==> flow/design.v <==
module vga640x480(
    input wire i_clk,            
    input wire i_pix_stb,        
    input wire i_rst,            
    output wire o_hs,            
    output wire o_vs,            
    output wire o_blanking,      
    output wire o_active,        
    output wire o_screenend,     
    output wire o_animate,       
    output wire [9:0] o_x,       
    output wire [8:0] o_y        
    );
    localparam HS_STA = 16;               
    localparam HS_END = 16 + 96;          
    localparam HA_STA = 16 + 96 + 48;     
    localparam VS_STA = 480 + 10;         
    localparam VS_END = 480 + 10 + 2;     
    localparam VA_END = 480;              
    localparam LINE   = 800;              
    localparam SCREEN = 525;              
    reg [9:0] h_count;   
    reg [9:0] v_count;   
    assign o_hs = ~((h_count >= HS_STA) & (h_count < HS_END));
    assign o_vs = ~((v_count >= VS_STA) & (v_count < VS_END));
    assign o_x = (h_count < HA_STA) ? 0 : (h_count - HA_STA);
    assign o_y = (v_count >= VA_END) ? (VA_END - 1) : (v_count);
    assign o_blanking = ((h_count < HA_STA) | (v_count > VA_END - 1));
    assign o_active = ~((h_count < HA_STA) | (v_count > VA_END - 1)); 
    assign o_screenend = ((v_count == SCREEN - 1) & (h_count == LINE));
    assign o_animate = ((v_count == VA_END - 1) & (h_count == LINE));
    always @ (posedge i_clk)
    begin
        if (i_rst)   
        begin
            h_count <= 0;
            v_count <= 0;
        end
        if (i_pix_stb)   
        begin
            if (h_count == LINE)   
            begin
                h_count <= 0;
                v_count <= v_count + 1;
            end
            else 
                h_count <= h_count + 1;
            if (v_count == SCREEN)   
                v_count <= 0;
        end
    end
endmodule
module blockRunner(
    input wire CLK,              
    input wire RST_BTN,          
    output wire VGA_HS_O,        
    output wire VGA_VS_O,        
    output reg [3:0] VGA_R,      
    output reg [3:0] VGA_G,      
    output reg [3:0] VGA_B,      
    output wire a, ba, c, d, e, f, g,
    output wire a1, ba1, c1, d1, e1, f1, g1,
    output wire a2, ba2, c2, d2, e2, f2, g2,
    output wire a3, ba3, c3, d3, e3, f3, g3,
    input SW0,
    input KEY0,
    input KEY1,
    input KEY2,
    input KEY3
    );
    wire rst = ~RST_BTN;     
    reg [15:0] cnt;
    reg pix_stb;
    always @(posedge CLK)
        if (RST_BTN == 1'b0)
            {pix_stb, cnt} <= 17'd0;
        else
            {pix_stb, cnt} <= cnt + 16'h8000;   
    wire [9:0] x;   
    wire [8:0] y;   
    vga640x480 display (
        .i_clk(CLK),
        .i_pix_stb(pix_stb),
        .i_rst(rst),
        .o_hs(VGA_HS_O),
        .o_vs(VGA_VS_O),
        .o_x(x),
        .o_y(y)
    );
   	wire backDrop, sun, moon, cloud, cloud2, cloud3;
   	assign backDrop = ((x > 0) & (y > 300) & (x < 640) & (y < 477)) ? 1 : 0;
	assign sun = ((x > 475) & (y > 50) & (x < 550) & (y < 125)) ? 1 : 0;
	assign moon = ((x > 475) & (y > 50) & (x < 550) & (y < 125)) ? 1 : 0;
	assign cloud = ((x > cloud1X) & (x < cloud1Width + cloud1X) & (y > 75) & (y < 125)) ? 1 : 0;
	assign cloud2 = ((x > cloud2X) & (x < cloud2Width + cloud2X) & (y > 100) & (y < 150)) ? 1 : 0;
	assign cloud3 = ((x > cloud3X) & (x < cloud3Width + cloud3X) & (y > 85) & (y < 135)) ? 1 : 0;
	assign star = ((x > 20) & (x < 25) & (y > 50) & (y < 55)) ? 1 : 0;
	assign star1 = ((x > 70) & (x < 75) & (y > 125) & (y < 130)) ? 1 : 0;
	assign star2 = ((x > 100) & (x < 105) & (y > 30) & (y < 35)) ? 1 : 0;
	assign star3 = ((x > 150) & (x < 155) & (y > 65) & (y < 70)) ? 1 : 0;
	assign star4 = ((x > 200) & (x < 205) & (y > 20) & (y < 25)) ? 1 : 0;
	assign star5 = ((x > 240) & (x < 245) & (y > 80) & (y < 85)) ? 1 : 0;
	assign star6 = ((x > 300) & (x < 305) & (y > 90) & (y < 95)) ? 1 : 0;
	assign star7 = ((x > 340) & (x < 345) & (y > 40) & (y < 45)) ? 1 : 0;
	assign star8 = ((x > 410) & (x < 415) & (y > 75) & (y < 80)) ? 1 : 0;
	assign star9 = ((x > 450) & (x < 455) & (y > 90) & (y < 95)) ? 1 : 0;
	assign o1left = ((x > 90) & (y > 120) & (x < 120) & (y < 250)) ? 1 : 0;
	assign o1right = ((x > 190) & (y > 120) & (x < 220) & (y < 250)) ? 1 : 0;
	assign o1top = ((x > 90) & (y > 120) & (x < 220) & (y < 150)) ? 1 : 0;
	assign o1bottom = ((x > 90) & (y > 220) & (x < 220) & (y < 250)) ? 1 : 0;
	assign o2left = ((x > 285) & (y > 120) & (x < 315) & (y < 250)) ? 1 : 0;
	assign o2right = ((x > 385 ) & (y > 120) & (x < 415) & (y < 250 )) ? 1 : 0;
	assign o2top = ((x > 285) & (y > 120) & (x < 415) & (y < 150)) ? 1 : 0;
	assign o2bottom = ((x > 285) & (y > 220) & (x < 415) & (y < 250)) ? 1 : 0;
	assign fleft = ((x > 480) & (y > 120) & (x < 510) & (y <  250)) ? 1 : 0;
	assign ftop = ((x > 490) & (y > 120) & (x < 570) & (y < 150)) ? 1 : 0;
	assign fbottom = ((x > 490) & (y > 180) & (x < 550) & (y < 210)) ? 1 : 0;
	reg[9:0] cloud1X, cloud2X, cloud3X;
	reg[9:0] cloud1Width, cloud2Width, cloud3Width;
	reg nightToggle, dayToggle;
always@(posedge CLK)
	begin
		case(s)
			menu: begin
					cloud1X <= 10'd110;
					cloud2X <= 10'd300;
					cloud3X <= 10'd10;
					cloud1Width <= 10'd100;
					cloud2Width <= 10'd100;
					cloud3Width <= 10'd90;
					nightToggle <= 1'd0;
					dayToggle <= 1'd1;
					end
			playingDay: begin
						if(countTime >= 990)
							begin
								cloud1X <= cloud1X + 3'd2;
								cloud2X <= cloud2X + 1'd1;
								cloud3X <= cloud3X + 1'd1;
							end
						if(countDayNight >= 20)
							begin
								nightToggle <= !nightToggle;
								dayToggle <= !dayToggle;
							end
						end
			playingNight: begin
						if(countTime >= 990)
							begin
								cloud1X <= cloud1X + 3'd2;
								cloud2X <= cloud2X + 1'd1;
								cloud3X <= cloud3X + 1'd1;
							end
						if(countDayNight >= 20)
							begin
								nightToggle <= !nightToggle;
								dayToggle <= !dayToggle;
							end
						end		
		endcase
	end
	reg [1:0] s;
	reg [1:0] ns;
	parameter 
		menu = 2'd0,
		lose = 2'd1,
		playingDay = 2'd2,
		playingNight = 2'd3;
always@(posedge CLK or negedge RST_BTN)
begin
	if (RST_BTN == 1'b0)
		begin
			s <= menu;
		end
	else
		begin
			s <= ns;
		end
end
always@(*)
begin
	case(s)
		menu: 	begin
				if(KEY0 == 1'b0)
				begin
					ns = playingDay;
				end
				else
					ns = menu;
				end
		playingDay: begin
				if(hit == 1'b1)
					ns = lose;
				else if(nightToggle)
					ns = playingNight;
				else
					ns = playingDay;
				end
		playingNight: begin
				if(hit == 1'b1)
					ns = lose;
				else if(dayToggle)
					ns = playingDay;
				else
					ns = playingNight;
				end
		lose: begin
				if(KEY1 == 1'b0)
					ns = menu;
				else
					ns = lose;
				end
	endcase
end
sevenSeg ones(oneOut[3], oneOut[2], oneOut[1], oneOut[0], a, ba, c, d, e, f, g);
sevenSeg tens(tenOut[3], tenOut[2], tenOut[1], tenOut[0], a1, ba1, c1, d1, e1, f1, g1);
sevenSeg hunds(hunOut[3], hunOut[2], hunOut[1], hunOut[0], a2, ba2, c2, d2, e2, f2, g2);
sevenSeg thous(thoOut[3], thoOut[2], thoOut[1], thoOut[0], a3, ba3, c3, d3, e3, f3, g3);
reg[3:0] oneCount, oneHi, oneOut;
reg[3:0] tenCount, tenHi, tenOut;
reg[3:0] hunCount, hunHi, hunOut;
reg[3:0] thoCount, thoHi, thoOut;
always@(posedge CLK)
	begin
		if(RST_BTN == 1'b0)
			begin
				oneHi <= 4'd0;
				tenHi <= 4'd0;
				hunHi <= 4'd0;
				thoHi <= 4'd0;
			end
		if(SW0 == 1'b1)
			begin
				oneOut <= oneHi;
				tenOut <= tenHi;
				hunOut <= hunHi;
				thoOut <= thoHi;
			end
		else
			begin
				oneOut <= oneCount;
				tenOut <= tenCount;
				hunOut <= hunCount;
				thoOut <= thoCount;
			end
		case(s)
			menu: begin
					oneCount <= 4'd0;
					tenCount <= 4'd0;
					hunCount <= 4'd0;
					thoCount <= 4'd0;
					end
			playingDay: begin
						if(countTime >= 1_000)
							begin
								oneCount <= oneCount + 1'd1;
								if(oneCount >= 4'd9)
									begin
										tenCount <= tenCount + 1'd1;
										oneCount <= 1'd0;
									end
								if(tenCount > 4'd9)
									begin
										hunCount <= hunCount + 1'd1;
										tenCount <= 1'd0;
									end
								if(hunCount > 4'd9)
									begin
										thoCount <= thoCount + 1'd1;
										hunCount <= 1'd0;
									end
							end
						end
				playingNight: begin
						if(countTime >= 1_000)
							begin
								oneCount <= oneCount + 1'd1;
								if(oneCount >= 4'd9)
									begin
										tenCount <= tenCount + 1'd1;
										oneCount <= 1'd0;
									end
								if(tenCount >= 4'd9)
									begin
										hunCount <= hunCount + 1'd1;
										tenCount <= 1'd0;
									end
								if(hunCount >= 4'd9)
									begin
										thoCount <= thoCount + 1'd1;
										hunCount <= 1'd0;
									end
							end
						end
				lose: begin
						if(thoCount > thoHi)
							begin
								oneHi <= oneCount;
								tenHi <= tenCount;
								hunHi <= hunCount;
								thoHi <= thoCount;
							end
						else if(thoCount == thoHi)
							begin
								if(hunCount > hunHi)
									begin
										oneHi <= oneCount;
										tenHi <= tenCount;
										hunHi <= hunCount;
										thoHi <= thoCount;
									end
								else if(hunCount == hunHi)
									begin
										if(tenCount > tenHi)
											begin
												oneHi <= oneCount;
												tenHi <= tenCount;
												hunHi <= hunCount;
												thoHi <= thoCount;
											end
										else if(tenCount == tenHi)
											begin
												if(oneCount > oneHi)
													begin
														oneHi <= oneCount;
														tenHi <= tenCount;
														hunHi <= hunCount;
														thoHi <= thoCount;
													end
											end
									end
							end
						end				
			endcase
	end
wire bg = ~(backDrop || sun || blocks[0] || blocks[1] || blocks[2] || blocks[3] || dino || cloud || cloud2 || cloud3) && (x >= 1 && x <= 639 && y >= 1 && y <= 479);
always@(*)
	begin
		case(s)
			menu: begin
						VGA_R[3] = backDrop | sun;        
						VGA_G[3] = blocks[0] | blocks[1] | blocks[3] | blocks[2] | sun;  
						VGA_B[3] = dino | bg;         
						VGA_R[2] = backDrop | sun | cloud | cloud2 | cloud3 | bg;         
						VGA_G[2] = blocks[0] | blocks[1] | blocks[3] | blocks[2] | backDrop | sun | cloud | cloud2 | cloud3 | bg;  
						VGA_B[2] = cloud | cloud2 | cloud3 | dino;         
						VGA_R[1] = backDrop | sun | cloud | cloud2 | cloud3 | bg;         
						VGA_G[1] = backDrop | sun | cloud | cloud2 | cloud3 | bg;  
						VGA_B[1] = backDrop | cloud | cloud2 | cloud3 | dino;         
						VGA_R[0] = backDrop | cloud | cloud2 | cloud3;         
						VGA_G[0] = cloud | cloud2 | cloud3;  
						VGA_B[0] = cloud | cloud2 | cloud3 | dino | bg;         
					end
			playingDay: begin
						VGA_R[3] = backDrop | sun;         
						VGA_G[3] = blocks[0] | blocks[1] | blocks[3] | blocks[2] | sun;  
						VGA_B[3] = dino | bg;         
						VGA_R[2] = backDrop | sun | cloud | cloud2 | cloud3 | bg;         
						VGA_G[2] = backDrop | blocks[0] | blocks[1] | blocks[3] | blocks[2] | sun | cloud | cloud2 | cloud3 | bg;  
						VGA_B[2] = dino | cloud | cloud2 | cloud3;         
						VGA_R[1] = backDrop | sun | cloud | cloud2 | cloud3 | bg;         
						VGA_G[1] = backDrop | sun | cloud | cloud2 | cloud3 | bg; 
						VGA_B[1] = backDrop | dino | cloud | cloud2 | cloud3;         
						VGA_R[0] = backDrop | cloud | cloud2 | cloud3;         
						VGA_G[0] = cloud | cloud2 | cloud3;  
						VGA_B[0] = dino | cloud | cloud2 | cloud3 | bg;         
					end
			playingNight: begin
						VGA_R[3] = moon | star | star1 | star2 | star3 | star4 | star5 | star6 | star7 | star8 | star9;
						VGA_G[3] = moon | star | star1 | star2 | star3 | star4 | star5 | star6 | star7 | star8 | star9 | blocks[0] | blocks[1] | blocks[3] | blocks[2];  
						VGA_B[3] = dino | moon | star | star1 | star2 | star3 | star4 | star5 | star6 | star7 | star8 | star9;         
						VGA_R[2] = backDrop | moon | cloud | cloud2 | cloud3 |star | star1 | star2 | star3 | star4 | star5 | star6 | star7 | star8 | star9;         
						VGA_G[2] = backDrop | moon | cloud | cloud2 | cloud3 | star | star1 | star2 | star3 | star4 | star5 | star6 | star7 | star8 | star9 | blocks[0] | blocks[1] | blocks[3] | blocks[2];  
						VGA_B[2] = dino | cloud | cloud2 | cloud3 | moon | star | star1 | star2 | star3 | star4 | star5 | star6 | star7 | star8 | star9;         
						VGA_R[1] = backDrop | moon | cloud | cloud2 | cloud3 | star | star1 | star2 | star3 | star4 | star5 | star6 | star7 | star8 | star9;         
						VGA_G[1] = backDrop | moon | cloud | cloud2 | cloud3 | star | star1 | star2 | star3 | star4 | star5 | star6 | star7 | star8 | star9; 
						VGA_B[1] = backDrop | dino | cloud | cloud2 | cloud3 | moon | star | star1 | star2 | star3 | star4 | star5 | star6 | star7 | star8 | star9;         
						VGA_R[0] = backDrop | cloud | cloud2 | cloud3 | moon | star | star1 | star2 | star3 | star4 | star5 | star6 | star7 | star8 | star9;         
						VGA_G[0] = cloud | cloud2 | cloud3 | moon | star | star1 | star2 | star3 | star4 | star5 | star6 | star7 | star8 | star9;  
						VGA_B[0] = dino | cloud | cloud2 | cloud3 | moon | star | star1 | star2 | star3 | star4 | star5 | star6 | star7 | star8 | star9;         
						end
			lose: begin
						VGA_R[0] = backDrop;         
						VGA_G[0] = blocks[0] | blocks[1] | blocks[3] | blocks[2];  
						VGA_B[0] = 0;         
						VGA_R[1] = backDrop | o1left | o1right | o1bottom | o1top | o2left | o2right | o2top | o2bottom | fleft | ftop | fbottom;         
						VGA_G[1] = 0;  
						VGA_B[1] = 0;        
						VGA_R[2] = backDrop;         
						VGA_G[2] = 0; 
						VGA_B[2] = 0;         
						VGA_R[3] = backDrop | o1left | o1right | o1bottom | o1top | o2left | o2right | o2top | o2bottom | fleft | ftop | fbottom;         
						VGA_G[3] = 0;  
						VGA_B[3] = 0;         
					end
		endcase
end
wire dino;
reg[9:0] dinoX;
reg[8:0] dinoY;
reg[9:0] dinoWidth;
reg[8:0] dinoHeight;
reg[1:0] direction;
reg[7:0] speedD;
reg[19:0] count;
reg[7:0] count2;
reg st_count2;
always@(posedge CLK)
	begin
		case(s)
		menu: 		begin
					dinoX <= 75;
					dinoWidth <= 15;
					dinoHeight <= 40;			
				end
		playingDay: begin
			if(KEY2 == 1'b0)  
				begin
					dinoX <= 75;
					dinoWidth <= 15;
					dinoHeight <= 20;
					speedD <= 2;
				end
			else 
				begin
					dinoX <= 75;
					dinoWidth <= 15;
					dinoHeight <= 40;
					speedD <= 2;
				end
			end
		playingNight: begin
			if(KEY2 == 1'b0)  
				begin
					dinoX <= 75;
					dinoWidth <= 15;
					dinoHeight <= 20;
					speedD <= 2;
				end
			else 
				begin
					dinoX <= 75;
					dinoWidth <= 15;
					dinoHeight <= 40;
					speedD <= 2;
				end
			end
		endcase
	end
always@(posedge CLK)
	begin
		if(RST_BTN == 1'b0)
			begin
				count <= 20'd0;
				count2 <= 8'd0;
				st_count2 <= 1'b0;
			end
		else
		begin
		if(count == 20'd5000)
			begin
				count <= 20'd0;
			end
		else
			begin
				count <= count + 20'd1;
			end
		if (st_count2 == 1'b1)
			begin
				if (count2 <= 8'd90)
					begin
						if (count == 20'd5000)
							begin
								count2 <= count2 + 1'b1;
							end
					end
				else
					begin
						st_count2 <= 1'b0;
						count2 <= 8'd0;
					end
			end
		case(s)
			playingDay: begin
						if(KEY3 == 1'b0)
							begin
								st_count2 <= 1'b1;
							end
						else if(KEY2 == 1'b0 && st_count2 == 1'b1)
							begin
								count2 <= 8'd90;
							end
						end
			playingNight: begin
						if(KEY3 == 1'b0)
							begin
								st_count2 <= 1'b1;
							end
						else if(KEY2 == 1'b0 && st_count2 == 1'b1)
							begin
								count2 <= 8'd90;
							end
						end
		endcase
		end
end
assign dino = ((x > dinoX) & (x < dinoWidth + dinoX) & (y > dinoY) & (y < dinoHeight + dinoY)) ? 1 : 0;
always@(posedge CLK)
	begin
		case(s)
			menu: begin
					dinoY <= 260;
					direction <= 2'd3;
					end
			playingDay: begin
					if(count == 20'd5000)  
						begin
							if(direction == 2'b1)
								begin
									dinoY <= dinoY - speedD;
								end
							else if(direction == 2'd2)
								begin
									dinoY <= dinoY + speedD;
								end
							else if (direction == 2'd3)
								begin
									dinoY <= dinoY;
								end
							if(count2 > 8'd0 && count2 <= 8'd45)
								begin
									direction <= 2'b1;
								end
							else if(count2 >= 8'd45 && count2 <= 8'd90)
								begin
									direction <= 2'd2;
								end
							else if(count2 == 8'd0)
								begin
									direction <= 2'd3;
								end
							end
							else if(KEY2 == 1'b0  && (count2 >= 90 || count2 == 0))  
								begin
									dinoY <= 280;
								end
							else if(count2 >= 90 || count2 == 0)
								begin
									dinoY <= 260;
								end
						end
			playingNight: begin
					if(count == 20'd5000)  
						begin
							if(direction == 2'b1)
								begin
									dinoY <= dinoY - speedD;
								end
							else if(direction == 2'd2)
								begin
									dinoY <= dinoY + speedD;
								end
							else if (direction == 2'd3)
								begin
									dinoY <= dinoY;
								end
							if(count2 > 8'd0 && count2 <= 8'd45)
								begin
									direction <= 2'b1;
								end
							else if(count2 >= 8'd45 && count2 <= 8'd90)
								begin
									direction <= 2'd2;
								end
							else if(count2 == 8'd0)
								begin
									direction <= 2'd3;
								end
							end
							else if(KEY2 == 1'b0  && (count2 >= 90 || count2 == 0))
								begin
									dinoY <= 280;
								end
							else if(count2 >= 90 || count2 == 0)
								begin
									dinoY <= 260;
								end
					end
		endcase
end
	randomBlock randGen(CLK, rstRand, rstSeed, seed, ranHeight, ranWidth, ranY);
	reg rstRand;
	wire[3:0] blocks;
	reg[9:0] b1X, b2X, b3X, b4X;
	reg[8:0] b1Y, b2Y, b3Y, b4Y;
	wire[8:0] ranY;
	reg[9:0] b1Width, b2Width, b3Width, b4Width;
	wire[8:0] ranWidth;
	reg[8:0] b1Height, b2Height, b3Height, b4Height;
	wire[8:0] ranHeight;
	reg[7:0] speedB;
	reg[19:0] countB1, countB2;
	reg[25:0] countTime;
	reg[5:0] countTime2, countDayNight;
	assign blocks[0] = ((x > b1X) & (x < b1Width + b1X) & (y > b1Y) & (y < b1Height + b1Y)) ? 1 : 0;
	assign blocks[1] = ((x > b2X) & (x < b2Width + b2X) & (y > b2Y) & (y < b2Height + b2Y)) ? 1 : 0;
	assign blocks[2] = ((x > b3X) & (x < b3Width + b3X) & (y > b3Y) & (y < b3Height + b3Y)) ? 1 : 0;
	assign blocks[3] = ((x > b4X) & (x < b4Width + b4X) & (y > b4Y) & (y < b4Height + b4Y)) ? 1 : 0;
always@(posedge CLK) 
	begin
		if(RST_BTN == 1'b0)
			begin
				countTime <= 26'd0;
				countB1 <= 20'd0;
			end
		case(s)
			menu: begin
				b1Width <= 20;
				b2Width <= 20;
				b3Width <= 20;
				b4Width <= 25;
				b1Height <= 20;
				b2Height <= 40;
				b3Height <= 30;
				b4Height <= 10;
				b1Y <= 280;
				b2Y <= 260;
				b3Y <= 270;
				b4Y <= 260;
				b1X <= 10;
				b2X <= 690;
				b3X <= 460;
				b4X <= 230;
				speedB <= 1;
				countTime2 <= 1'd0;
				countDayNight <= 1'd0;
				rstRand <= 1'b0;
				end
			playingDay:	begin
					rstRand <= 1'b1;				
					if(blocks[0] == 1'b1 && (b1X < 1 || b1X > 679))
						begin
							b2Width <= ranWidth;
							b2Height <= ranHeight;
							b2Y <= ranY;
						end
					if(blocks[1] == 1'b1 && (b2X < 1 || b2X > 679))
						begin
							b3Width <= ranWidth;
							b3Height <= ranHeight;
							b3Y <= ranY;
						end
					if(blocks[2] == 1'b1 && (b3X < 1 || b3X > 679))
						begin
							b4Width <= ranWidth;
							b4Height <= ranHeight;
							b4Y <= ranY;
						end
					if(blocks[3] == 1'b1 && (b4X < 1 || b4X > 679))
						begin
							b1Width <= ranWidth;
							b1Height <= ranHeight;
							b1Y <= ranY;
						end
					countTime <= countTime + 1'd1;
					countB1 <= countB1 + 1'd1;
					if(countB1 == 20'd5000)
						begin
							b1X <= b1X - speedB;
							b2X <= b2X - speedB;
							b3X <= b3X - speedB;
							b4X <= b4X - speedB;
							countB1 <= 20'd0;
						end
					if(countTime >= 1_000)
						begin
							countTime <= 0;
							countTime2 <= countTime2 + 1'd1;
							countDayNight <= countDayNight + 1'd1;
						end
					if(countTime2 >= 5'd30 && speedB <= 5'd3)
						begin
							speedB <= speedB + 1'd1;
							countTime2 <= 1'd0;
						end
					if(countDayNight >= 5'd20)
						begin
							countDayNight <= 5'd0;
						end
				end
			playingNight:	begin
					rstRand <= 1'b1;
					if(blocks[0] == 1'b1 && (b1X < 1 || b1X > 679))
						begin
							b1Width <= ranWidth;
							b1Height <= ranHeight;
							b1Y <= ranY;
						end
					if(blocks[1] == 1'b1 && (b2X < 1 || b2X > 679))
						begin
							b2Width <= ranWidth;
							b2Height <= ranHeight;
							b2Y <= ranY;
						end
					if(blocks[2] == 1'b1 && (b3X < 1 || b3X > 679))
						begin
							b3Width <= ranWidth;
							b3Height <= ranHeight;
							b3Y <= ranY;
						end
					if(blocks[3] == 1'b1 && (b4X < 1 || b4X > 679))
						begin
							b4Width <= ranWidth;
							b4Height <= ranHeight;
							b4Y <= ranY;
						end
					countTime <= countTime + 1'd1;
					countB1 <= countB1 + 1'd1;
					if(countB1 == 20'd5000)
						begin
							b1X <= b1X - speedB;
							b2X <= b2X - speedB;
							b3X <= b3X - speedB;
							b4X <= b4X - speedB;
							countB1 <= 20'd0;
						end
					if(countTime >= 1_000)
						begin
							countTime <= 0;
							countTime2 <= countTime2 + 1'd1;
							countDayNight <= countDayNight + 1'd1;
						end
					if(countTime2 >= 5'd30 && speedB <= 5'd3)
						begin
							speedB <= speedB + 1'd1;
							countTime2 <= 1'd0;
						end
					if(countDayNight >= 5'd20)
						begin
							countDayNight <= 5'd0;
						end
				end
		endcase
	end
reg[2:0] seedCount, seed;
reg rstSeed;
always@(posedge CLK)
	begin
		case(s)
			menu: begin
					rstSeed <= 1'b1;
					seedCount <= 1'b0;
					end
			playingDay: begin
							rstSeed <= 1'b1;
							seedCount <= seedCount + 1'd1;
							if(seedCount >= 3'd8)
								begin
									seedCount <= 3'd0;
								end
							if(KEY3 == 1'b0 || KEY2 == 1'b0)
								begin
									rstSeed <= 1'b0;
									seed <= seedCount;
								end
							end
			playingNight: begin
							rstSeed <= 1'b1;
							seedCount <= seedCount + 1'd1;
							if(seedCount >= 3'd8)
								begin
									seedCount <= 3'd0;
								end
							if(KEY3 == 1'b0 || KEY2 == 1'b0)
								begin
									rstSeed <= 1'b0;
									seed <= seedCount;
								end
							end
		endcase
	end
wire hit;
assign hit = ((dino && blocks[0]) || (dino && blocks[1]) || (dino && blocks[3]) || (dino && blocks[2]));
endmodule
module sevenSeg(a, b, c, d, o1, o2, o3, o4, o5, o6, o7);
	input a, b, c, d; 
	output o1, o2, o3, o4, o5, o6, o7;
	assign o1 =~((~b&~d) | (~a&c) | (b&c) | (a&~d) | (~a&b&d) | (a&~b&~c));
	assign o2 =~((~a&~b) | (~b&~d) | (~a&~c&~d) | (~a&c&d) | (a&~c&d));
	assign o3 =~((~a&~c) | (~a&d) | (~c&d) | (~a&b) | (a&~b));
	assign o4 =~((~a&~b&~d) | (~b&c&d) | (b&~c&d) | (b&c&~d) | (a&~c&~d));
	assign o5 =~((~b&~d) | (c&~d) | (a&c) | (a&b));
	assign o6 =~((~c&~d) | (b&~d) | (a&~b) | (a&c) | (~a&b&~c));
	assign o7 =~((~b&c) | (c&~d) | (a&~b) | (a&d) | (~a&b&~c));
endmodule 
module linearFeedShiftReg(
input clk, rst, rstSeed,
input[2:0] seed,
output reg[2:0] out
);
always@(posedge clk)
	begin
		if(rst == 1'b0)
			out <= seed;
		else
			out <= {out[1]^out[2], out[2:0]};
	end
endmodule
module randomBlock(
input clk, rst, rstSeed,
input[2:0] seed,
output reg[5:0] height, width,
output reg[8:0] yVal
);
reg[2:0] S, NS;
wire[2:0] out;
linearFeedShiftReg regboi(clk, rstSeed, seed, out);
parameter
	blockT1 = 3'b000,
	blockT2 = 3'b001,
	blockT3 = 3'b010,
	blockT4 = 3'b011,
	blockT5 = 3'b100,
	blockT6 = 3'b101,
	blockT7 = 3'b110,
	blockT8 = 3'b111;
always@(posedge clk or negedge rst)
	begin
		if(rst == 1'b0)
			S <= blockT1;
		else
			S <= NS;
	end
always@(posedge clk)
	begin
		case(S)
			blockT1: begin
						height <= 6'd20;
						width <= 6'd20;
						yVal <= 9'd280;
						NS <= blockT2;
						end
			blockT2: begin
						height <= 6'd40;
						width <= 6'd15;
						yVal <= 9'd260;
						NS <= blockT3;
						end
			blockT3: begin
						height <= 6'd30;
						width <= 6'd10;
						yVal <= 9'd270;
						NS <= blockT4;
						end
			blockT4: begin
						height <= 6'd40;
						width <= 6'd20;
						yVal <= 9'd260;
						NS <= blockT5;
						end
			blockT5: begin
						height <= 6'd35;
						width <= 6'd20;
						yVal <= 9'd265;
						NS <= blockT6;
						end
			blockT6: begin
						height <= 6'd10;
						width <= 6'd25;
						yVal <= 9'd270;
						NS <= blockT7;
						end
			blockT7: begin
						height <= 6'd10;
						width <= 6'd25;
						yVal <= 9'd280;
						NS <= blockT8;
						end
			blockT8: begin
						height <= 6'd10;
						width <= 6'd25;
						yVal <= 9'd260;
						NS <= blockT1;
						end
			default: NS <= out;
		endcase
	end
endmodule
==> flow/run.sh <==
#!/bin/bash
# the make line also repeats each setting of config.mk as NAME=value (left out here)
make -C /OpenROAD-flow-scripts/flow DESIGN_CONFIG=/design/flow/config.mk WORK_HOME=/design/flow/orfs CLKGATE_MAP_FILE= finish
==> flow/config.mk <==
export PLATFORM = sky130hd
export DESIGN_NAME = blockRunner
export DESIGN_NICKNAME = blockRunner
export VERILOG_FILES = /design/flow/design.v
export SDC_FILE = /design/flow/constraint.sdc
export NUM_CORES = 4
export LEC_CHECK = 0
export ABC_AREA = 1
export CAP_MARGIN = 35
export CELL_PAD_IN_SITES_DETAIL_PLACEMENT = 2
export CELL_PAD_IN_SITES_GLOBAL_PLACEMENT = 2
export CORE_ASPECT_RATIO = 0.6
export CORE_MARGIN = 7
export CORE_UTILIZATION = 40
export CTS_CLUSTER_SIZE = 84
export GPL_TIMING_DRIVEN = 0
export MAX_ROUTING_LAYER = met4
export SETUP_SLACK_MARGIN = 0.16
export SLEW_MARGIN = 0
export TNS_END_PERCENT = 15
==> flow/constraint.sdc <==
create_clock -name core_clock -period 10.0 [get_ports {CLK}]
set_input_delay 2.0000 -clock core_clock [delete_from_list [all_inputs] [get_ports {CLK}]]
set_output_delay 2.0000 -clock core_clock [all_outputs]
set_load 0.01 [all_outputs]
==> Changelog: implementation, run 1 <==
### Implementation results

- Req. time, crit path: 8.00 ns
- Post-DP Area: 0.02790 sq mm
- Final setup viols: 0
- Layout Nets: 3,826
- Power Total: 8.621 mW
- Synth Warn #: 30
- Combinational Power: around 4.6 mW
- Worst path bufs/invs: 5
- Resized Gates After CTS: 0
- Worst Setup EP: VGA_B[0]
- Fmax achieved: 133.3 MHz
- Timing startpoint of the critical path: display.h_count[6]$_SDFFCE_PP0P_
- Seq cells post-synth: 332
- H-tree depth: 2
- Most used routing layer: met2
- Mux share: 0%
- Top area contributor share: between 20% and 30%
- GR Util met1: 39.51%
- Period utilization: 75.05%
- Pwr top: combinational logic
- RD Place Congestion: roughly 1
- Hold buffers post-CTS: 0
- Minimum clock period: 7.505 ns
- Detail Route Antenna Nets: 0
- Basic Gates by Area: about a quarter
- Initial antenna violation count: 1
- Syn_area_per_cell: ~7.7 sq um
- Slew Limit Fails: 0
- Crit path depth: 24
- Slew HR: 31.35%
- Latency at later pin: approximately 0.6 ns
- Leakage: 13.33 nW
- Util after Layout: 45.39%
- Port Buffers: roughly 48
- Met2 Usage GRT: ~45%
- Die height: 211.1 um
- Critical path arrival: around 5.5 ns
- Most frequent cell after synthesis: nand2_1
- Pint: between 4 and 5 mW
- Synth Instances: about 3.4k
- Area of the mapped netlist: 0.02589 sq mm
- Slowest stage delay, CP: about 0.55 ns
- Xor/xnor share: 3.653%
- Sw power: just over 4 mW
- CTS tree: built
- Sw Ratio: 47.99%
- CTS root buffer: clkbuf_16
- Final WL: approximately 100 mm
- Post-synth EDFFs: 233
- Initial DRT Pass Iterations: 5
- Fp_density: 40.31%
- RR Startpoint: display.h_count[6]$_SDFFCE_PP0P_
- Vias in the first global route: 26.76k
- CP Class: flop to output pin
- First-pass GRT wire length: approximately 160 mm
- Max Cap Violations: 0
- PD cells: ~300 mW/mm^2
- Tool Warnings: 59
- Seq group: ~2.6 mW
- Critical path's slowest cell: clkdlybuf4s50_1
- Ao+oa area frac: around 11%
- Clock buffer count from CTS: 38
- Yosys Chip Area: between 0.02 and 0.03 sq mm
- Clock buffer depth: 3
- DRC Markers: 0
- Top cells by count, synth: nand2_1, inv_1, nor2_1
- Total GRT Usage: around 28%
- Clock skew: around 0.035 ns
- HP Class: flop to asynchronous set/reset pin
- CP Cell Sequence: inv_1 -> ha_1 -> inv_1 -> nand2_1 -> nand2_1 -> nand2_1 -> nand3_4 -> inv_1 -> buf_16 -> ha_1 -> nand2_1 -> nor2_1 -> and3_1 -> nand3_1 -> o21ai_1 -> nor2_1 -> nand3_1 -> nor2_1 -> nor2_1 -> nand4_1 -> o21ai_0 -> nand2_1 -> nand2_1 -> clkdlybuf4s50_1
- Die x size: between 300 and 400 um
- DRT iter0 DRCs: 1,490
- Final hold viol count: 0
- WHS: 0.06470 ns
- Top_reg_cell synth: edfxtp_1
- Unique cell types: between 60 and 70
- Antenna Cells: 0
- Total gr overflow: 0
- Largest logic family: simple AND/OR/NAND/NOR gates
- Cell family with most CP delay: simple AND/OR/NAND/NOR gates
- Die area: ~0.072 sq mm
- Crit-path most repeated cell: nand2_1
- Sequential fraction of the synthesis area: approximately a third
- Pin count of the biggest net entering global routing: 31
- Reg-to-reg critical path endpoint: b1Width[2]$_DFFE_PP_
- Routed vias/inst: approximately 5.6
- Clk network pwr share: around 17%
- Top cells, area: edfxtp_1, ha_1, nand2_1, inv_1, dfxtp_1
- Cell row count: 72
- RSZ-0062 raised after global routing: false
- Routed WL per cell: 23.34 um
- IO Pins: a little under 50
- CP Launch Type: flop
- Status: timing/DRC/antenna clean
- Critical Path Fanout Max: 12
- Finished Cell Area: ~0.029 sq mm
- Routed via count: roughly 25k
- Combinational share of power: between 50% and 60%
- Setup slack, reg-to-reg: between 4 and 5 ns
- Dpl hpwl: 81.32 mm
- Post-CTS setup buffers: 0
- CTS sink count: about 330
- Yosys Instances: about 3.4k
- R2R cell count: 22
- Endpoint class of the critical path: output pin
- Worst Max-Slew Pin Slew: just over 1 ns
- Clock group power: 1.48 mW
- Adder share: 15.82%
- Sequential Power Share: around 30%
- P&R area growth vs syn: 12.61%
- Asr flop ratio synth: under 10%
- Dominant cell type by area after synthesis: edfxtp_1
- Worst vdd ir: ~140 uV
- GR Util met3: approximately 3%
- Reg clk slew, reported paths: about 0.070 ns
- Core area: 0.06423 sq mm
- Setup_tns: 0 ns
## layer usage
| metal | up-vias | wire length (um) | part of all wire, % |
|---|---|---|---|
| li1 | 11530 | - | - |
| met1 | 12400 | 49930 | 49 |
| met2 | 505 | 46000 | 45 |
| met3 | 131 | 4346 | 4.3 |
| met4 | 0 | 1968 | 1.9 |
| met5 | - | 0 | 0 |
## stage by stage
stage                     setup slack, ns  cells
after floorplan                     4.822   3391
after global placement              2.900   4290
after detailed placement            3.219   4310
after CTS                           2.534   4380
after global routing                2.237   4381
final                               2.495   4381
## layout make-up
type / instances / area [sq um]
fillers: 7348 / 35070
multi-input cells: 2479 / 14750
flip-flops and latches: 332 / 9015
inverters: 529 / 1986
well taps: 851 / 1065
clock buffers: 48 / 1030
repair buffers: 69 / 845.8
plain buffers: 51 / 244.0
clock inverters: 22 / 222.7
==> run 2: changes to the inputs <==
Settings changed: ABC_AREA 1 to not set, CAP_MARGIN 35 to 15, CELL_PAD_IN_SITES_GLOBAL_PLACEMENT 2 to not set, CORE_ASPECT_RATIO 0.6 to not set, CORE_MARGIN 7 to 6, CORE_UTILIZATION 40 to 68, CTS_CLUSTER_DIAMETER set to 291, CTS_CLUSTER_SIZE 84 to not set, GPL_TIMING_DRIVEN 0 to not set, MIN_ROUTING_LAYER set to met2, PLACE_DENSITY_LB_ADDON set to 0.05, SETUP_SLACK_MARGIN 0.16 to not set, SLEW_MARGIN 0 to 20, TNS_END_PERCENT 15 to 80.
==> Changelog: implementation, run 2 <==
## Implementation

- Cell row count: 70 (-2.8%)
- Err: [ERROR DPL-0033] detailed placement checks failed during check placement.
- Die x size: 205.1 um (-40%)
- Ao+oa area frac: 15.83% (+4.3 points)
- Yosys Chip Area: 0.02536 sq mm (-2.1%)
- Port Buffers: 48 (unchanged)
- Largest logic family: simple AND/OR/NAND/NOR gates
- Syn_area_per_cell: 8.979 sq um (+17%)
- Yosys Instances: 2,824 (-16%)
- Unique cell types: 92 (+46%)
- Area of the mapped netlist: 0.02536 sq mm (-2.1%)
- Most frequent cell after synthesis: ha_1
- Status: aborted with a tool error
- Dominant cell type by area after synthesis: edfxtp_1
- Adder share: 16.79% (+0.97 points)
- Die area: 0.04207 sq mm (-42%)
- Basic Gates by Area: 18.85% (-6.7 points)
- Mux share: 0.9277% (+0.93 points)
- Xor/xnor share: 6.632% (+3.0 points)
- Core area: 0.03661 sq mm (-43%)
- IO Pins: 49 (unchanged)
- Top area contributor share: 27.59% (+0.57 points)
- Top cells by count, synth: ha_1, nor2_1, inv_1
- Fp_density: 69.26% (+29 points)
- Die height: 205.1 um (-2.8%)
- Sequential fraction of the synthesis area: 35.55% (+0.74 points)
- Stop stage: detailed placement
- Post-synth EDFFs: 233 (unchanged)
- Synth Instances: 2,824 (-16%)
- Seq cells post-synth: 332 (unchanged)
- Top cells, area: edfxtp_1, ha_1, dfxtp_1, xnor2_1, nor2_1
- Synth Warn #: 30 (unchanged)
- RD Place Congestion: 1.146 (+18%)
- Top_reg_cell synth: edfxtp_1
- Asr flop ratio synth: 2.108% (unchanged)
-- run 2: through the flow --
stage / instance area [sq um] / worst slack (ns) / total power, mW / std cells / hold slack, ns
2_1_floorplan: 25420 / 3.336 / 5.219 / 2840 / 0.02756
3_3_place_gp: 26320 / 2.414 / 6.129 / 3282 / 0.02965
==> run 3: changes to the inputs <==
Settings changed: ABC_AREA set to 1, CELL_PAD_IN_SITES_GLOBAL_PLACEMENT set to 2, CORE_ASPECT_RATIO set to 0.6, CORE_MARGIN 6 to 3, CORE_UTILIZATION 68 to 40, CTS_CLUSTER_DIAMETER 291 to not set, CTS_CLUSTER_SIZE set to 84, GPL_ROUTABILITY_DRIVEN set to 0, GPL_TIMING_DRIVEN set to 0, MAX_ROUTING_LAYER met4 to met5, MIN_ROUTING_LAYER met2 to not set, PLACE_DENSITY_LB_ADDON 0.05 to not set, SETUP_SLACK_MARGIN set to 0.16, SLEW_MARGIN 20 to 25, TNS_END_PERCENT 80 to 15.
==> Changelog: implementation, run 3 <==
### Implementation results

- Latency at later pin: about 0.60 ns
- DRC Markers: 0
- Dominant cell type by area after synthesis: edfxtp_1
- Reg-to-reg critical path endpoint: b1Width[0]$_DFFE_PP_
- Yosys Instances: 3,375 (+20%)
- Synth Instances: 3,375 (+20%)
- Die x size: 334.5 um (+63%)
- Xor/xnor share: 3.653% (-3.0 points)
- Clk network pwr share: 16.8%
- Pin count of the biggest net entering global routing: between 40 and 50
- Post-CTS setup buffers: 0
- Clock buffer count from CTS: 38
- Total GRT Usage: between 20% and 30%
- Clock group power: between 1 and 1.5 mW
- Tool Warnings: roughly 59
- Post-synth EDFFs: 233 (unchanged)
- Critical path's slowest cell: inv_1
- Routed via count: around 24k
- Detail Route Antenna Nets: 0
- Leakage: 13.20 nW
- WHS: 0.06195 ns
- Post-DP Area: roughly 0.028 sq mm
- Final WL: around 100 mm
- Final setup margin: roughly 2.3 ns
- Core area: 0.06334 sq mm (+73%)
- Largest logic family: simple AND/OR/NAND/NOR gates
- Top cells by count, synth: nand2_1, inv_1, nor2_1
- Period utilization: 76.70%
- RSZ-0062 raised after global routing: false
- Basic Gates by Area: 25.60% (+6.7 points)
- Sw Ratio: approximately 48%
- Cell row count: 71 (+1.4%)
- Final hold viol count: 0
- CP Class: flop to output pin
- CTS tree: built
- Final setup viols: 0
- PD cells: 295.8 mW/mm^2
- Die area: 0.06792 sq mm (+61%)
- Sequential Power Share: 29.9%
- IO Pins: 49 (unchanged)
- Max Cap Violations: 0
- Seq group: roughly 2.6 mW
- Finished Cell Area: approximately 0.029 sq mm
- Ao+oa area frac: 11.49% (-4.3 points)
- Adder share: 15.82% (-0.97 points)
- Combinational Power: 4.55 mW
- Syn_area_per_cell: 7.672 sq um (-15%)
- R2R cell count: 20
- Vias in the first global route: roughly 27k
- Endpoint class of the critical path: output pin
- Place WS: approximately 2.9 ns
- Clock buffer depth: 3
- Top cells, area: edfxtp_1, ha_1, nand2_1, inv_1, dfxtp_1
- Routed WL per cell: 23.11 um
- CP Cell Sequence: inv_1 -> ha_1 -> inv_1 -> nand2_1 -> inv_1 -> nor2_2 -> nand2_2 -> inv_1 -> ha_1 -> a21oi_1 -> nor2_1 -> a211oi_1 -> nand3_1 -> nand3_1 -> nor2_1 -> nor2_1 -> nand4_1 -> o21ai_0 -> nand2_1 -> nand2_1 -> clkdlybuf4s50_1
- H-tree depth: 2
- Setup slack, reg-to-reg: between 4 and 5 ns
- Seq cells post-synth: 332 (unchanged)
- Worst Max-Slew Pin Slew: 1.078 ns
- Crit path depth: 21
- Critical path arrival: around 5.7 ns
- Timing startpoint of the critical path: display.h_count[6]$_SDFFCE_PP0P_
- Most frequent cell after synthesis: nand2_1
- CP Launch Type: flop
- Unique cell types: 63 (-32%)
- Req. time, crit path: roughly 8.0 ns
- P&R area growth vs syn: 11.47%
- Crit-path most repeated cell: inv_1
- Dpl hpwl: ~79 mm
- Reg clk slew, reported paths: ~0.070 ns
- Fmax achieved: between 100 and 150 MHz
- Fp_density: 40.88% (-28 points)
- Top area contributor share: 27.02% (-0.57 points)
- Setup_tns: 0 ns
- Pint: around 4.4 mW
- Initial antenna violation count: 5
- Minimum clock period: 7.670 ns
- DRT iter0 DRCs: approximately 1.7k
- Sw power: between 4 and 5 mW
- Worst vdd ir: between 100 and 150 uV
- Hold buffers post-CTS: 0
- Slew Limit Fails: 0
- Status: timing/DRC/antenna clean
- CTS root buffer: clkbuf_16
- Slew HR: between 20% and 30%
- Synth Warn #: 30 (unchanged)
- Critical Path Fanout Max: 15
- Slowest stage delay, CP: around 0.76 ns
- Layout Nets: around 3.8k
- Worst path bufs/invs: 5
- Die height: 203.1 um (-0.99%)
- RR Startpoint: display.h_count[6]$_SDFFCE_PP0P_
- First-pass GRT wire length: 156.7 mm
- CTS sink count: about 330
- Resized Gates After CTS: 0
- Sequential fraction of the synthesis area: 34.82% (-0.74 points)
- Pwr top: combinational logic
- Mux share: 0% (-0.93 points)
- Area of the mapped netlist: 0.02589 sq mm (+2.1%)
- Util after Layout: 45.57%
- Clock skew: around 0.025 ns
- Top_reg_cell synth: edfxtp_1
- Asr flop ratio synth: 2.108% (unchanged)
- Worst Setup EP: VGA_B[3]
- Initial DRT Pass Iterations: 5
- Total gr overflow: 0
- Combinational share of power: around 53%
- Routed vias/inst: about 5.6
- Layout fillers: 7,341
- Yosys Chip Area: 0.02589 sq mm (+2.1%)
- Cell family with most CP delay: buffers and inverters
- Port Buffers: 48 (unchanged)
- HP Class: flop to asynchronous set/reset pin
[run 3: layout make-up]
class                           count  area, sq um  area share [%]
Inverter                          529         1986           6.880
Clock buffer                       56         1120           3.880
Timing Repair Buffer               54        589.3           2.042
Antenna cell                        1        2.502        0.008670
Sequential cell                   332         9015           31.23
Tap cell                          839         1050           3.637
Multi-Input combinational cell   2479        14760           51.14
Buffer                             51        251.5          0.8713
Clock inverter                     12        87.58          0.3035
[run 3: routing by layer]
layer,GRT usage [%],share of wire [%]
met1,42.00,48
met5,0,0.013
met4,6.854,2.2
met2,46.41,44
met3,5.152,5.9
[run 3: through the flow]
step | cells | power [mW]
2_1_floorplan | 3391 | 5.326
3_3_place_gp | 4278 | 6.488
3_5_place_dp | 4284 | 7.014
4_1_cts | 4352 | 8.536
5_1_grt | 4352 | 9.250
6_report | 4353 | 8.537
==> run 4: changes to the inputs <==
Settings changed: CAP_MARGIN 15 to 20, CELL_PAD_IN_SITES_DETAIL_PLACEMENT 2 to not set, CELL_PAD_IN_SITES_GLOBAL_PLACEMENT 2 to not set, CORE_ASPECT_RATIO 0.6 to not set, CORE_MARGIN 3 to 2, CORE_UTILIZATION 40 to 52, CTS_CLUSTER_SIZE 84 to not set, GPL_ROUTABILITY_DRIVEN 0 to not set, GPL_TIMING_DRIVEN 0 to not set, MAX_ROUTING_LAYER met5 to not set, SETUP_SLACK_MARGIN 0.16 to not set, SLEW_MARGIN 25 to 20, TNS_END_PERCENT 15 to not set.
Clock period 10.0 ns to 6.1 ns, I/O delays scaled along.
==> Changelog: implementation, run 4 <==
### Implementation results

- PD cells: 460.0 mW/mm^2 (+56%)
- RD Place Congestion: between 0.9 and 1
- HP Class: flop to asynchronous set/reset pin
- Syn_area_per_cell: 7.672 sq um (unchanged)
- Sequential Power Share: 30.8% (+0.9 points)
- Crit path depth: 19 (-9.5%)
- Clk network pwr share: 18.9% (+2.1 points)
- Reg-to-reg critical path endpoint: b1Height[0]$_SDFFCE_PP0P_
- Antenna Cells: 0 (-1)
- Top cells, area: edfxtp_1, ha_1, nand2_1, inv_1, dfxtp_1
- Top cells by count, synth: nand2_1, inv_1, nor2_1
- Status: timing/DRC/antenna clean
- Mux share: 0% (unchanged)
- Crit-path most repeated cell: nand2_1
- Area of the mapped netlist: 0.02589 sq mm (unchanged)
- Combinational share of power: 50.3% (-3.0 points)
- Die x size: 227.1 um (-32%)
- Synth Warn #: 30 (unchanged)
- Hold buffers post-CTS: 0 (unchanged)
- Total gr overflow: 0 (unchanged)
- CTS sink count: 332 (unchanged)
- Cell row count: 81 (+14%)
- Leakage: 13.42 nW (+1.6%)
- Top_reg_cell synth: edfxtp_1
- Ao+oa area frac: 11.49% (unchanged)
- Clock buffer count from CTS: 40 (+5.3%)
- Reg clk slew, reported paths: 0.06 ns (about the same)
- Basic Gates by Area: 25.60% (unchanged)
- Vias in the first global route: 21.65k (-19%)
- CTS tree: built
- Latency at later pin: 0.59 ns (about the same)
- Xor/xnor share: 3.653% (unchanged)
- Final setup viols: 0 (unchanged)
- Clock buffer depth: 3 (unchanged)
- Slew HR: 30.27% (+2.2 points)
- Routed via count: 23.01k (-6.0%)
- Dominant cell type by area after synthesis: edfxtp_1
- Detail Route Antenna Nets: 0 (unchanged)
- RR Startpoint: b4X[0]$_SDFFCE_PP0P_
- Sw Ratio: 44.39% (-3.9 points)
- Unique cell types: 63 (unchanged)
- Adder share: 15.82% (unchanged)
- Dpl hpwl: 54.14 mm (-31%)
- Largest logic family: simple AND/OR/NAND/NOR gates
- Routed vias/inst: 5.507 (-2.0%)
- Initial antenna violation count: 0 (-5)
- Fmax achieved: between 150 and 200 MHz
- CTS root buffer: clkbuf_16
- Power Total: 13.35 mW (+56%)
- Sw power: 5.927 mW (+44%)
- Port Buffers: 48 (unchanged)
- Max Cap Violations: 0 (unchanged)
- First-pass GRT wire length: 112.3 mm (-28%)
- WHS: 0.03968 ns (-0.02227 ns)
- Cell family with most CP delay: simple AND/OR/NAND/NOR gates
- Clock skew: 0.02056 ns (-0.004909 ns)
- Final setup margin: 0.2701 ns (-2.060 ns)
- Place WS: 0.3911 ns (-2.542 ns)
- Post-synth EDFFs: 233 (unchanged)
- Die height: 227.1 um (+12%)
- Timing startpoint of the critical path: display.h_count[6]$_SDFFCE_PP0P_
- CP Class: flop to output pin
- Pwr top: combinational logic
- Core area: 0.04905 sq mm (-23%)
- Die area: 0.05159 sq mm (-24%)
- Minimum clock period: between 5 and 6 ns
- Yosys Instances: 3,375 (unchanged)
- Top area contributor share: 27.02% (unchanged)
- DRT iter0 DRCs: 1,620 (-4.8%)
- CP Cell Sequence: buf_4 -> nand2_4 -> nand3_4 -> buf_4 -> nand2_4 -> inv_2 -> ha_1 -> a21oi_1 -> o21ai_0 -> a211oi_1 -> nand4_1 -> nor2_4 -> nor2_4 -> nand2_1 -> nand2_1 -> nand2_2 -> nor2_2 -> nand2_1 -> clkdlybuf4s50_1
- Layout Nets: 3,808 (-0.079%)
- Period utilization: 95.57% (+19 points)
- Worst path bufs/invs: 4 (-1)
- Initial DRT Pass Iterations: 6 (+1)
- Critical path arrival: 4.61 ns (-1.06 ns)
- Sequential fraction of the synthesis area: 34.82% (unchanged)
- Tool Warnings: 57 (-3.4%)
- Final hold viol count: 0 (unchanged)
- Yosys Chip Area: 0.02589 sq mm (unchanged)
- H-tree depth: 2 (unchanged)
- Setup slack, reg-to-reg: 1.97 ns (-2.30 ns)
- Req. time, crit path: 4.88 ns (-3.12 ns)
- DRC Markers: 0 (unchanged)
- IO Pins: 49 (unchanged)
- Seq cells post-synth: 332 (unchanged)
- Clock group power: 2.52 mW (+75%)
- Most frequent cell after synthesis: nand2_1
- Worst vdd ir: 355.0 uV (+190%)
- Combinational Power: 6.72 mW (+48%)
- Total GRT Usage: 27.58% (-1.9 points)
- R2R cell count: 20 (unchanged)
- Pint: 7.425 mW (+68%)
- Critical path's slowest cell: clkdlybuf4s50_1
- Worst Setup EP: VGA_R[2]
- Worst Max-Slew Pin Slew: 1.043 ns (-0.03497 ns)
- Critical Path Fanout Max: 16 (+1)
- Slowest stage delay, CP: 0.53 ns (-0.23 ns)
- CP Launch Type: flop
- Fp_density: 52.79% (+12 points)
- Synth Instances: 3,375 (unchanged)
- Endpoint class of the critical path: output pin
- Final WL: 71.41 mm (-29%)
- Asr flop ratio synth: 2.108% (unchanged)
- P&R area growth vs syn: 12.11%
- Pin count of the biggest net entering global routing: 49 (+4.3%)
- Slew Limit Fails: 0 (unchanged)
- Seq group: 4.12 mW (+62%)
- Routed WL per cell: 17.09 um (-26%)
[run 4: stage by stage]
stage / util [%] / area, sq um / std cells / TNS, ns
after floorplan: - / 25950 / 3391 / 0
after detailed placement: 55.59 / 27270 / 4080 / 0
after CTS: 58.55 / 28720 / 4159 / 0
after global routing: 59.18 / 29030 / 4178 / -0.05909
after global placement: 55.59 / 27270 / 4080 / 0
final: 59.18 / 29030 / 4178 / 0
[run 4: area by class of cell]
cell class / count / area, sq um
multi-input combinational: 2479 / 14860
tap: 664 / 830.8
fill: 4574 / 20030
timing repair buffer: 100 / 923.4
clock inverter: 23 / 314.1
sequential: 332 / 9015
clock buffer: 51 / 1084
inverter: 529 / 1997
[run 4: metal layers]
metal  track usage (%)  part of all wire (%)  vias to the layer above  wire length [um]
li1                  -                     -                    11510                 -
met1             37.38                    46                    10740             32870
met2             45.61                    46                      611             32610
met3             3.240                   5.1                      146              3652
met4             9.741                   3.2                        0              2275
met5                 0                     0                        -                 0
[run 4: what timing repair did]
action	in CTS	in global routing
setup buffers	5	18
endpoints found under the setup margin	10	11
pin swaps	1	3
resized	2	32
==> run 5: changes to the inputs <==
Settings changed: ABC_AREA 1 to not set, CORE_UTILIZATION 52 to 66.
Clock period 6.1 ns to 6.19 ns, I/O delays scaled along.
==> Changelog: implementation, run 5 <==
### Implementation results

- Status: timing/DRC/antenna clean
- Dpl hpwl: 50.36 mm (-7.0%)
- Combinational Power: 6.28 mW (-6.5%)
- Sequential fraction of the synthesis area: 35.55% (+0.74 points)
- Final hold viol count: 0 (unchanged)
- Synth Instances: 2,824 (-16%)
- Routed WL per cell: 19.85 um (+16%)
- Top_reg_cell synth: edfxtp_1
- Area of the mapped netlist: 0.02536 sq mm (-2.1%)
- Top cells, area: edfxtp_1, ha_1, dfxtp_1, xnor2_1, nor2_1
- PD cells: 450.4 mW/mm^2 (-2.1%)
- RR Startpoint: b1Y[1]$_SDFFCE_PP0P_
- Syn_area_per_cell: 8.979 sq um (+17%)
- Req. time, crit path: 4.95 ns (+0.07 ns)
- R2R cell count: 17 (-15%)
- Period utilization: 96.85% (+1.3 points)
- Setup_tns: 0 ns (unchanged)
- CTS tree: built
- Max Cap Violations: 0 (unchanged)
- Pwr top: combinational logic
- Total gr overflow: 0 (unchanged)
- Final setup viols: 0 (unchanged)
- Endpoint class of the critical path: output pin
- Place WS: -0.1167 ns (-0.5078 ns)
- Post-synth EDFFs: 233 (unchanged)
- Combinational share of power: 49.5% (-0.8 points)
- Worst Max-Slew Pin Slew: 1.122 ns (+0.07948 ns)
- P&R area growth vs syn: 11.17%
- Asr flop ratio synth: 2.108% (unchanged)
- Sequential Power Share: 33.1% (+2.3 points)
- Sw power: 5.455 mW (-8.0%)
- DRT iter0 DRCs: 1,811 (+12%)
- Antenna Cells: 0 (unchanged)
- Seq cells post-synth: 332 (unchanged)
- Yosys Chip Area: 0.02536 sq mm (-2.1%)
- Clock group power: 2.21 mW (-12%)
- Pin count of the biggest net entering global routing: 60 (+22%)
- Leakage: 11.67 nW (-13%)
- Setup slack, reg-to-reg: 1.20 ns (-0.77 ns)
- Critical path arrival: 4.76 ns (+0.15 ns)
- Layout fillers: 2,815 (-38%)
- Worst vdd ir: 410.7 uV (+16%)
- Vias in the first global route: 20.92k (-3.4%)
- Worst path bufs/invs: 4 (unchanged)
- Seq group: 4.21 mW (+2%)
- Routed via count: 21.80k (-5.3%)
- Placed cells: 3,367 (-17%)
- CTS sink count: 332 (unchanged)
- Die area: 0.04000 sq mm (-22%)
- Port Buffers: 48 (unchanged)
- Mux share: 0.9277% (+0.93 points)
- Clk network pwr share: 17.4% (-1.5 points)
- CP Class: flop to output pin
- Reg-to-reg critical path endpoint: b2Height[5]$_SDFFCE_PP1P_
- Crit path depth: 17 (-2)
- Non-Filler Instances: 3,448 (-17%)
- Reg clk slew, reported paths: 0.06 ns (about the same)
- Core area: 0.03776 sq mm (-23%)
- Slew HR: 24.91% (-5.4 points)
- Synth Warn #: 30 (unchanged)
- Worst Setup EP: VGA_B[1]
- Die x size: 200.0 um (-12%)
- CTS root buffer: clkbuf_16
- Pint: 7.241 mW (-2.5%)
- Largest logic family: simple AND/OR/NAND/NOR gates
- Cell row count: 71 (-12%)
- Critical path's slowest cell: clkdlybuf4s50_1
- Adder share: 16.79% (+0.97 points)
- Crit-path most repeated cell: buf_4
- Top cells by count, synth: ha_1, nor2_1, inv_1
- Slew Limit Fails: 0 (unchanged)
- First-pass GRT wire length: 108.3 mm (-3.6%)
- Latency at later pin: 0.57 ns (-0.02 ns)
- Final setup margin: 0.1949 ns (-0.07511 ns)
- Routed vias/inst: 6.321 (+15%)
- Die height: 200.0 um (-12%)
- Final WL: 68.44 mm (-4.2%)
- Clock buffer depth: 3 (unchanged)
- Basic Gates by Area: 18.85% (-6.7 points)
- Top area contributor share: 27.59% (+0.57 points)
- Critical Path Fanout Max: 13 (-3)
- Total GRT Usage: 34.30% (+6.7 points)
- Minimum clock period: between 5 and 6 ns
- IO Pins: 49 (unchanged)
- Yosys Instances: 2,824 (-16%)
- Detail Route Antenna Nets: 0 (unchanged)
- Dominant cell type by area after synthesis: edfxtp_1
- CP Cell Sequence: buf_4 -> o21ai_1 -> nand2_2 -> and2_2 -> ha_1 -> nor2_1 -> nor2_1 -> maj3_1 -> o32ai_1 -> a2111oi_1 -> buf_4 -> a311oi_4 -> buf_4 -> nand2_1 -> o21ai_0 -> a21oi_1 -> clkdlybuf4s50_1
- Unique cell types: 92 (+46%)
- Layout Nets: 3,234 (-15%)
- Util after Layout: 74.66% (+15 points)
- Initial DRT Pass Iterations: 6 (unchanged)
- RD Place Congestion: 0.9960 (+2.7%)
- Sw Ratio: 42.97% (-1.4 points)
- HP Class: flop to asynchronous set/reset pin
- Timing startpoint of the critical path: display.h_count[6]$_SDFFCE_PP0P_
- Xor/xnor share: 6.632% (+3.0 points)
- DRC Markers: 0 (unchanged)
- Clock skew: 0.02760 ns (+0.007045 ns)
- Slowest stage delay, CP: 0.49 ns (-0.04 ns)
- Ao+oa area frac: 15.83% (+4.3 points)
- Fp_density: 67.16% (+14 points)
- H-tree depth: 2 (unchanged)
- Tool Warnings: 59 (+3.5%)
- CP Launch Type: flop
- Fmax achieved: 166.8 MHz
- Initial antenna violation count: 1 (+1)
- Cell family with most CP delay: AND-OR/OR-AND gates
- Clock buffer count from CTS: 37 (-7.5%)
- Most frequent cell after synthesis: ha_1
[run 5: what timing repair did]
action | 4_1_cts | 5_1_grt
cloned | 0 | 0
buffers inserted | 6 | 7
hold buffers | 0 | 0
resized | 18 | 28
setup endpoints to repair | 9 | 10
pin swaps | 6 | 8
[run 5: per-stage QoR]
| stage | hold WS (ns) | cell area [sq um] | total power, mW |
|---|---|---|---|
| final | 0.04856 | 28190 | 12.70 |
| after detailed placement | 0.05191 | 26700 | 10.29 |
| after CTS | 0.05078 | 27990 | 12.59 |
| after floorplan | 0.02756 | 25420 | 8.431 |
| after global routing | 0.07124 | 28190 | 13.67 |
| after global placement | 0.04401 | 26700 | 9.942 |
[run 5: layout make-up]
type	count	area (sq um)	area share [%]
Clock inverter	22	214.0	0.7590
Inverter	258	972.2	3.449
Timing Repair Buffer	128	1101	3.906
Tap cell	511	639.4	2.268
Clock buffer	46	991.0	3.515
Multi-Input combinational cell	2151	15260	54.12
Sequential cell	332	9015	31.98
[run 5: metal layers]
metal  wire length (um)  global-route usage [%]  up-vias
met5                  0                       0        -
met4               3236                   16.16        0
met3               4649                   4.486      202
met2              31730                   56.70      886
met1              28830                   44.90    10360
li1                   -                       -    10350
==> run 6: changes to the inputs <==
Settings changed: CELL_PAD_IN_SITES_DETAIL_PLACEMENT set to 0, CORE_UTILIZATION 66 to 33, MAX_ROUTING_LAYER set to met5, MIN_ROUTING_LAYER set to met1, PLACE_DENSITY_LB_ADDON set to 0.25, TNS_END_PERCENT set to 25.
Clock period 6.19 ns to 9.66 ns, I/O delays scaled along.
==> Changelog: implementation, run 6 <==
### Implementation results

- Fp_density: 33.39% (-34 points)
- Antenna Cells: 0 (unchanged)
- Worst vdd ir: 173.3 uV (-58%)
- Yosys Instances: 2,824 (unchanged)
- Unique cell types: 92 (unchanged)
- Top cells, area: edfxtp_1, ha_1, dfxtp_1, xnor2_1, nor2_1
- Die height: 281.2 um (+41%)
- Hold buffers post-CTS: 0 (unchanged)
- Combinational Power: 3.84 mW (-39%)
- Max Cap Violations: 0 (unchanged)
- Slowest stage delay, CP: 0.73 ns (+0.24 ns)
- RR Startpoint: display.h_count[5]$_SDFFCE_PP0P_
- Ao+oa area frac: 15.83% (unchanged)
- Pwr top: combinational logic
- PD cells: 284.5 mW/mm^2 (-37%)
- Fmax achieved: between 100 and 150 MHz
- CP Launch Type: flop
- Total gr overflow: 0 (unchanged)
- Sw Ratio: 42.82% (-0.15 points)
- Reg-to-reg critical path endpoint: b4Y[2]$_DFFE_PP_
- Clock buffer depth: 3 (unchanged)
- IO Pins: 49 (unchanged)
- Layout Nets: 3,184 (-1.5%)
- CP Class: flop to output pin
- Minimum clock period: 8.305 ns
- Routed vias/inst: 5.186 (-18%)
- Detail Route Antenna Nets: 0 (unchanged)
- Core area: 0.07595 sq mm (+100%)
- Synth Warn #: 30 (unchanged)
- First-pass GRT wire length: 108.6 mm (+0.35%)
- Initial DRT Pass Iterations: 6 (unchanged)
- CP Cell Sequence: inv_1 -> ha_1 -> nor2b_1 -> a21boi_0 -> o31a_1 -> inv_1 -> ha_1 -> nand4_1 -> or3_1 -> a211oi_1 -> a211oi_1 -> nor4b_1 -> o311ai_0 -> nand4_1 -> nand4bb_1 -> a41oi_1 -> clkdlybuf4s50_1
- Sequential Power Share: 33.9% (+0.8 points)
- Clock buffer count from CTS: 40 (+8.1%)
- Timing startpoint of the critical path: display.h_count[5]$_SDFFCE_PP0P_
- Routed via count: 20.32k (-6.8%)
- Port Buffers: 48 (unchanged)
- Mux share: 0.9277% (unchanged)
- Leakage: 11.38 nW (-2.5%)
- CTS sink count: 332 (unchanged)
- Die area: 0.07907 sq mm (+98%)
- Cell family with most CP delay: simple AND/OR/NAND/NOR gates
- Largest logic family: simple AND/OR/NAND/NOR gates
- Dpl hpwl: 50.65 mm (+0.56%)
- Xor/xnor share: 6.632% (unchanged)
- RSZ-0062 raised after global routing: false
- Comb gate area: 0.01509 sq mm (-1.1%)
- Layout fillers: 7,721 (+170%)
- Adder share: 16.79% (unchanged)
- Worst Max-Slew Pin Slew: 1.139 ns (+0.01644 ns)
- Asr flop ratio synth: 2.108% (unchanged)
- Worst Setup EP: VGA_B[0]
- Sequential cell area: 0.009015 sq mm (unchanged)
- Crit path depth: 17 (unchanged)
- Non-Filler Instances: 3,918 (+14%)
- Critical path arrival: 6.37 ns (+1.61 ns)
- Sw power: 3.454 mW (-37%)
- Synth Instances: 2,824 (unchanged)
- Clk network pwr share: 18.5% (+1.1 points)
- Pint: 4.612 mW (-36%)
- Cell row count: 101 (+42%)
- Seq group: 2.73 mW (-35%)
- Basic Gates by Area: 18.85% (unchanged)
- Slew HR: 23.50% (-1.4 points)
- Req. time, crit path: 7.73 ns (+2.78 ns)
- Worst path bufs/invs: 3 (-1)
- Vias in the first global route: 19.40k (-7.3%)
- Most frequent cell after synthesis: ha_1
- Yosys Chip Area: 0.02536 sq mm (unchanged)
- Area of the mapped netlist: 0.02536 sq mm (unchanged)
- Critical path's slowest cell: edfxtp_1
- Resized Gates After CTS: 0 (-18)
- DRC Markers: 0 (unchanged)
- Top cells by count, synth: ha_1, nor2_1, inv_1
- Tool Warnings: 57 (-3.4%)
- R2R cell count: 16 (-1)
- Clock group power: 1.49 mW (-33%)
- Combinational share of power: 47.6% (-1.9 points)
- HP Class: flop to asynchronous set/reset pin
- Clock skew: 0.04890 ns (+0.02130 ns)
- Latency at later pin: 0.60 ns (+0.03 ns)
- Final WL: 68.28 mm (-0.24%)
- Top area contributor share: 27.59% (unchanged)
- Top_reg_cell synth: edfxtp_1
- Final setup viols: 0 (unchanged)
- CTS root buffer: clkbuf_16
- Reg clk slew, reported paths: 0.06 ns (about the same)
- P&R area growth vs syn: 11.79%
- Post-CTS setup buffers: 0 (-6)
- RD Place Congestion: 0.9611 (-3.5%)
- Status: timing/DRC/antenna clean
- CTS tree: built
- Period utilization: 85.97% (-11 points)
- Die x size: 281.2 um (+41%)
- Syn_area_per_cell: 8.979 sq um (unchanged)
- Total GRT Usage: 17.21% (-17 points)
- Critical Path Fanout Max: 26 (+13)
- Setup_tns: 0 ns (unchanged)
- Placed cells: 3,846 (+14%)
- Dominant cell type by area after synthesis: edfxtp_1
- Post-synth EDFFs: 233 (unchanged)
- Setup slack, reg-to-reg: 3.65 ns (+2.45 ns)
- Final hold viol count: 0 (unchanged)
- Endpoint class of the critical path: output pin
- WHS: 0.04765 ns (-0.0009079 ns)
- Sequential fraction of the synthesis area: 35.55% (unchanged)
- Initial antenna violation count: 1 (unchanged)
- Slew Limit Fails: 0 (unchanged)
- DRT iter0 DRCs: 1,604 (-11%)
- Pin count of the biggest net entering global routing: 60 (unchanged)
- Seq cells post-synth: 332 (unchanged)
- Routed WL per cell: 17.43 um (-12%)
- H-tree depth: 2 (unchanged)
[run 6: final cells by class]
class / instances / area share, %
Multi-Input combinational cell: 2151 / 53.25
Sequential cell: 332 / 31.80
Tap cell: 1030 / 4.546
Clock buffer: 57 / 4.008
Inverter: 258 / 3.416
Timing Repair Buffer: 75 / 2.392
Clock inverter: 15 / 0.5827
[run 6: routing by layer]
| layer | wire, um | up-vias | global-route usage [%] |
|---|---|---|---|
| li1 | - | 10240 | - |
| met1 | 33940 | 9594 | 24.54 |
| met2 | 30220 | 394 | 27.45 |
| met3 | 2867 | 94 | 2.502 |
| met4 | 1242 | 2 | 3.675 |
| met5 | 13 | - | 0 |
[run 6: stage by stage]
stage                     cell area, sq um  setup slack, ns  power, mW  utilization, %
after floorplan                      25420            3.064      5.403               -
after global placement               27040            2.168      6.573           35.61
after detailed placement             27040            1.994      6.605           35.61
after CTS                            28350            1.345      8.145           37.32
after global routing                 28350           0.9138      8.798           37.32
final                                28350            1.355      8.066           37.32
No activity file was given, so power comes from the tool's default toggle rates.
